// JAM
module JAM (
input CLK,
input RST,
output reg [2:0] W,
output reg [2:0] J,
input [6:0] Cost,
output reg [3:0] MatchCount,
output reg [9:0] MinCost,
output reg Valid );
For scale: about 79 flip-flops, roughly 6900 µm² of cells after synthesis.
export LEC_CHECK = 0
export CAP_MARGIN = 25
export CELL_PAD_IN_SITES_DETAIL_PLACEMENT = 2
export CELL_PAD_IN_SITES_GLOBAL_PLACEMENT = 1
export CORE_ASPECT_RATIO = 1.03
export CORE_MARGIN = 7
export CORE_UTILIZATION = 64
export CTS_CLUSTER_DIAMETER = 313
export CTS_CLUSTER_SIZE = 37
export GPL_ROUTABILITY_DRIVEN = 0
export GPL_TIMING_DRIVEN = 0
export MIN_ROUTING_LAYER = met1
export PLACE_DENSITY_LB_ADDON = 0.09
export SETUP_SLACK_MARGIN = 0.2
export SLEW_MARGIN = 0
create_clock -name core_clock -period 3.16 [get_ports {CLK}]
run.sh (not shown) runs the stock make flow with config.mk's settings and CLKGATE_MAP_FILE=.
The first run died in global placement without I/O (3_1_place_gp_skip_io).
Then changed:
==> flow/config.mk (replaced) <==
export PLATFORM = sky130hd
export DESIGN_NAME = JAM
export DESIGN_NICKNAME = JAM
export VERILOG_FILES = /design/flow/design.v
export SDC_FILE = /design/flow/constraint.sdc
export NUM_CORES = 4
export LEC_CHECK = 0
export CAP_MARGIN = 20
export CORE_MARGIN = 2
export CORE_UTILIZATION = 64
export CTS_CLUSTER_DIAMETER = 396
export CTS_CLUSTER_SIZE = 100
export SLEW_MARGIN = 20
==> flow/constraint.sdc (replaced) <==
create_clock -name core_clock -period 8.0 [get_ports {CLK}]
set_input_delay 1.6000 -clock core_clock [delete_from_list [all_inputs] [get_ports {CLK}]]
set_output_delay 1.6000 -clock core_clock [all_outputs]
set_load 0.01 [all_outputs]
Outcome: The changed run completed with no timing, DRC or antenna violations. Die area shrinks by about a fifth. Area after synthesis stays the same. Synthesized cell count stays the same.
Then changed:
--- a/flow/config.mk
+++ b/flow/config.mk
@@ -8,0 +9,2 @@
+export CELL_PAD_IN_SITES_GLOBAL_PLACEMENT = 2
+export CORE_ASPECT_RATIO = 1.04
@@ -10,3 +12,4 @@
-export CORE_UTILIZATION = 64
-export CTS_CLUSTER_DIAMETER = 396
-export CTS_CLUSTER_SIZE = 100
+export CORE_UTILIZATION = 40
+export CTS_CLUSTER_DIAMETER = 367
+export CTS_CLUSTER_SIZE = 99
+export PLACE_DENSITY_LB_ADDON = 0.3
@@ -13,0 +17 @@
+export TNS_END_PERCENT = 25
After rerunning:
- The new run completed without violations
- worst hold slack is about the same
- clock-buffer cell count went up by 2
- die area went up by 58%
- design area went up by about 3%
- global-route usage went down by 12 points
- total power went up by 20%
- wire length went up by 12%
- area after synthesis is unchanged
- sequential share of layout area went down by 0.83 points
- sequential power stays flat

---

Starting RTL as in the previous note.
make LEC_CHECK=0 ABC_AREA=1 CAP_MARGIN=20 CORE_MARGIN=2 CORE_UTILIZATION=65 HOLD_SLACK_MARGIN=0.29 SLEW_MARGIN=20 finish   # period 2.42 ns
The first run completed and failed the layout checks on negative setup slack.
==> next run, changes <==
--- a/flow/config.mk
+++ b/flow/config.mk
@@ -8 +7,0 @@
-export ABC_AREA = 1
@@ -12 +10,0 @@
-export HOLD_SLACK_MARGIN = 0.29
==> flow/constraint.sdc (replaced) <==
create_clock -name core_clock -period 4.03 [get_ports {CLK}]
set_input_delay 0.8060 -clock core_clock [delete_from_list [all_inputs] [get_ports {CLK}]]
set_output_delay 0.8060 -clock core_clock [all_outputs]
set_load 0.01 [all_outputs]
=>
- With this change the flow passed the timing, design-rule and antenna checks
- cell count fell by 26%
- clock-buffer cell count rose by 2
- global-route usage fell by 6.5 points
- power fell by 47%
- setup slack improved by 0.66 ns
==> next run, changes <==
--- a/flow/config.mk
+++ b/flow/config.mk
@@ -10 +10,4 @@
-export CORE_UTILIZATION = 65
+export CORE_UTILIZATION = 40
+export CTS_CLUSTER_DIAMETER = 400
+export CTS_CLUSTER_SIZE = 100
+export SETUP_SLACK_MARGIN = 2.3
==> flow/constraint.sdc (replaced) <==
create_clock -name core_clock -period 8.0 [get_ports {CLK}]
set_input_delay 1.6000 -clock core_clock [delete_from_list [all_inputs] [get_ports {CLK}]]
set_output_delay 1.6000 -clock core_clock [all_outputs]
set_load 0.01 [all_outputs]
After rerunning: Design area is higher by 1.6%. Power is lower by 45%. Worst hold slack hardly moves. Non-clock buffer count is lower by 8.
==> next run, changes <==
--- a/flow/config.mk
+++ b/flow/config.mk
@@ -7,0 +8 @@
+export ABC_AREA = 1
@@ -10,2 +11,2 @@
-export CORE_UTILIZATION = 40
-export CTS_CLUSTER_DIAMETER = 400
+export CORE_UTILIZATION = 64
+export CTS_CLUSTER_DIAMETER = 219
@@ -13 +14 @@
-export SETUP_SLACK_MARGIN = 2.3
+export SETUP_SLACK_MARGIN = 1.88
Effect: The new run went through all stages and came out clean. Combinational power goes down by about 3%. Synthesized area goes up by 5.4%. Clock skew hardly moves. Clock power goes down by 11%. Total power goes down by 5.4%. Worst hold slack gets better by 0.0030 ns. Sequential power hardly moves. Setup slack gets better by 0.46 ns. Fmax goes up by 15%. Cell area goes up by 3.3%.
No activity file was given, so power comes from the tool's default toggle rates.
